==> inputs of v12 <==
## pow_5_pipe
module pow_5_pipe
(
    input             clock,
    input      [17:0] n,
    output reg [17:0] n_pow_5
);
    reg [17:0] n_1, n_2, n_3;
    reg [17:0] n_pow_2, n_pow_3, n_pow_4;
    always @(posedge clock)
    begin
        n_1 <= n;
        n_2 <= n_1;
        n_3 <= n_2;
        n_pow_2 <= n * n;
        n_pow_3 <= n_pow_2 * n_1;
        n_pow_4 <= n_pow_3 * n_2;
        n_pow_5 <= n_pow_4 * n_3;
    end
endmodule
Settings: LEC_CHECK=0, CAP_MARGIN=20, CORE_MARGIN=2, CORE_UTILIZATION=72, CTS_CLUSTER_SIZE=50, MAX_ROUTING_LAYER=met4, PLACE_DENSITY=0.66, SLEW_MARGIN=20; clock period 4.38 ns.
run.sh (not shown) runs the stock make flow with config.mk's settings and CLKGATE_MAP_FILE=.
==> v21 (differences from v12) <==
ABC_AREA = 1   (was default)
CORE_ASPECT_RATIO = 1.44   (was default)
CTS_CLUSTER_DIAMETER = 374   (was default)
CTS_CLUSTER_SIZE = 98   (was 50)
MAX_ROUTING_LAYER = default   (was met4)
PLACE_DENSITY = default   (was 0.66)
TNS_END_PERCENT = 5   (was default)
==> flow/constraint.sdc (replaced) <==
create_clock -name core_clock -period 3.51 [get_ports {clock}]
set_input_delay 0.7020 -clock core_clock [delete_from_list [all_inputs] [get_ports {clock}]]
set_output_delay 0.7020 -clock core_clock [all_outputs]
set_load 0.01 [all_outputs]
==> summary of the runs <==
Against v12, the synthesized cell count of v21 is higher by 29%. Of v21 and v12, v21 has the higher die size (gap 7.1%, measured against v12). Against v21, the synthesized area of v12 is lower by 6.7%. v21 finished but failed the layout checks on negative setup slack. v12 stopped in 5_1_grt, error GRT-0232.

---

==> inputs of violet <==
==> flow/design.v <==
module pow_5_pipe
(
    input             clock,
    input      [17:0] n,
    output reg [17:0] n_pow_5
);
    reg [17:0] n_1, n_2, n_3;
    reg [17:0] n_pow_2, n_pow_3, n_pow_4;
    always @(posedge clock)
    begin
        n_1 <= n;
        n_2 <= n_1;
        n_3 <= n_2;
        n_pow_2 <= n * n;
        n_pow_3 <= n_pow_2 * n_1;
        n_pow_4 <= n_pow_3 * n_2;
        n_pow_5 <= n_pow_4 * n_3;
    end
endmodule
==> flow/run.sh <==
#!/bin/bash
# the make line also repeats each setting of config.mk as NAME=value (left out here)
make -C /OpenROAD-flow-scripts/flow DESIGN_CONFIG=/design/flow/config.mk WORK_HOME=/design/flow/orfs CLKGATE_MAP_FILE= finish
==> flow/config.mk <==
export PLATFORM = sky130hd
export DESIGN_NAME = pow_5_pipe
export DESIGN_NICKNAME = pow_5_pipe
export VERILOG_FILES = /design/flow/design.v
export SDC_FILE = /design/flow/constraint.sdc
export NUM_CORES = 4
export LEC_CHECK = 0
export CAP_MARGIN = 0
export CORE_ASPECT_RATIO = 0.92
export CORE_MARGIN = 2
export CORE_UTILIZATION = 72
export CTS_CLUSTER_DIAMETER = 380
export CTS_CLUSTER_SIZE = 15
export GPL_ROUTABILITY_DRIVEN = 0
export PLACE_DENSITY_LB_ADDON = 0.02
export SETUP_SLACK_MARGIN = -0.46
export SLEW_MARGIN = 40
==> flow/constraint.sdc <==
create_clock -name core_clock -period 4.58 [get_ports {clock}]
set_input_delay 0.9160 -clock core_clock [delete_from_list [all_inputs] [get_ports {clock}]]
set_output_delay 0.9160 -clock core_clock [all_outputs]
set_load 0.01 [all_outputs]
==> lagoon: changes against violet <==
- CAP_MARGIN: 0 -> 20
- CORE_ASPECT_RATIO: 0.92 -> unset
- CORE_UTILIZATION: 72 -> 69
- CTS_CLUSTER_DIAMETER: 380 -> unset
- CTS_CLUSTER_SIZE: 15 -> unset
- GPL_ROUTABILITY_DRIVEN: 0 -> unset
- PLACE_DENSITY_LB_ADDON: 0.02 -> unset
- SETUP_SLACK_MARGIN: -0.46 -> unset
- SLEW_MARGIN: 40 -> 20
==> flow/constraint.sdc (replaced) <==
create_clock -name core_clock -period 6.23 [get_ports {clock}]
set_input_delay 1.2460 -clock core_clock [delete_from_list [all_inputs] [get_ports {clock}]]
set_output_delay 1.2460 -clock core_clock [all_outputs]
set_load 0.01 [all_outputs]
==> comparison <==
lagoon produced a clean layout. violet produced a layout that fails on setup timing. Against violet, the global-route usage of lagoon is lower by 6.7 points. In lagoon the clock skew is lower than in violet, by 0.0016 ns. In violet the utilization is higher than in lagoon, by 13 points. Of violet and lagoon, violet has the higher first-iteration DRC count (gap about 56%, measured against lagoon). Between lagoon and violet, the lower non-clock buffer count is in lagoon (gap 253). Of lagoon and violet, violet has the higher routed wire length (gap about 20%, measured against violet).

---

==> inputs of run D <==
RTL: the design.v shown in full above, as it stands there.
==> flow/config.mk <==
export PLATFORM = sky130hd
export DESIGN_NAME = pow_5_pipe
export DESIGN_NICKNAME = pow_5_pipe
export VERILOG_FILES = /design/flow/design.v
export SDC_FILE = /design/flow/constraint.sdc
export NUM_CORES = 4
export LEC_CHECK = 0
export CAP_MARGIN = 0
export CORE_MARGIN = 2
export CORE_UTILIZATION = 72
export CTS_CLUSTER_DIAMETER = 210
export PLACE_DENSITY_LB_ADDON = 0.02
export SETUP_SLACK_MARGIN = 0.26
export SLEW_MARGIN = 20
==> flow/constraint.sdc <==
create_clock -name core_clock -period 5.23 [get_ports {clock}]
set_input_delay 1.0460 -clock core_clock [delete_from_list [all_inputs] [get_ports {clock}]]
set_output_delay 1.0460 -clock core_clock [all_outputs]
set_load 0.01 [all_outputs]
==> run E: changes against run D <==
Settings changed: ABC_AREA set to 1, CAP_MARGIN 0 to 20, CTS_CLUSTER_DIAMETER 210 to not set, PLACE_DENSITY_LB_ADDON 0.02 to not set, SETUP_SLACK_MARGIN 0.26 to not set.
==> flow/constraint.sdc (replaced) <==
create_clock -name core_clock -period 4.27 [get_ports {clock}]
set_input_delay 0.8540 -clock core_clock [delete_from_list [all_inputs] [get_ports {clock}]]
set_output_delay 0.8540 -clock core_clock [all_outputs]
set_load 0.01 [all_outputs]
==> run Y: changes against run D <==
Settings changed: ABC_AREA set to 1, CAP_MARGIN 0 to 40, CTS_CLUSTER_DIAMETER 210 to 197, PLACE_DENSITY set to 0.78, PLACE_DENSITY_LB_ADDON 0.02 to not set, SETUP_SLACK_MARGIN 0.26 to 0.19.
==> flow/constraint.sdc (replaced) <==
create_clock -name core_clock -period 4.77 [get_ports {clock}]
set_input_delay 0.9540 -clock core_clock [delete_from_list [all_inputs] [get_ports {clock}]]
set_output_delay 0.9540 -clock core_clock [all_outputs]
set_load 0.01 [all_outputs]
==> load_flow_metrics.sql <==
-- metrics for the results database
INSERT INTO impl_metrics (metric_group, metric, value, unit) VALUES
('status', 'last-stage-reached', 'global routing', ''),
('global_route', 'grt.overflow.total', '28', ''),
('global_route', 'grt.met2_usage', '0.945', ''),
('floorplan', 'die_h', '181', 'um'),
('clock_network', 'quantity_of_gates_resized_following_cts', '412', ''),
('floorplan', 'design.core.area', '30800', 'um2'),
('yosys', 'syn_area', '22700', 'um2'),
('status', 'status', 'did not finish', ''),
('status', 'firstError', '[ERROR GRT-0232] Routing congestion too high. Check the congestion heatmap in the GUI.', ''),
('yosys', 'synth.yosys.seq_area_share', '0.108', '');
-- figures above: run E

==> load_flow_metrics.sql <==
-- load yosys + openroad results
INSERT INTO impl_metrics (metric_group, metric, value, unit) VALUES
('clock_network', 'quantity_of_gates_resized_following_cts', '218', ''),
('timing', 'finalSetupViolCount', '1', ''),
('status', 'so_faults', 'negative setup slack', ''),
('global_route', 'grt.met2_usage', '0.680', ''),
('timing', 'timing.final.ws_setup', '-60.6', 'ps'),
('global_route', 'grt.overflow.total', '0', ''),
('yosys', 'synth.yosys.seq_area_share', '0.115', ''),
('status', 'status', 'failed layout checks', ''),
('floorplan', 'die_h', '175', 'um'),
('floorplan', 'design.core.area', '28800', 'um2');
-- figures above: run D

==> load_flow_metrics.sql <==
-- load yosys + openroad results
INSERT INTO impl_metrics (metric_group, metric, value, unit) VALUES
('timing', 'hold_violations', '0', ''),
('status', 'status', 'failed layout checks', ''),
('global_route', 'grt.overflow.total', '0', ''),
('status', 'so_faults', 'negative setup slack', ''),
('yosys', 'synth.yosys.seq_area_share', '0.108', ''),
('global_route', 'grt_max_degree', '29', ''),
('yosys', 'syn_area', '22700', 'um2'),
('timing', 'fin_tns_setup', '-11800', 'ps'),
('global_route', 'grt.met2_usage', '0.740', ''),
('timing', 'timing.final.ws_setup', '-919', 'ps'),
('clock_network', 'quantity_of_gates_resized_following_cts', '393', ''),
('timing', 'finalSetupViolCount', '28', '');
-- figures above: run Y

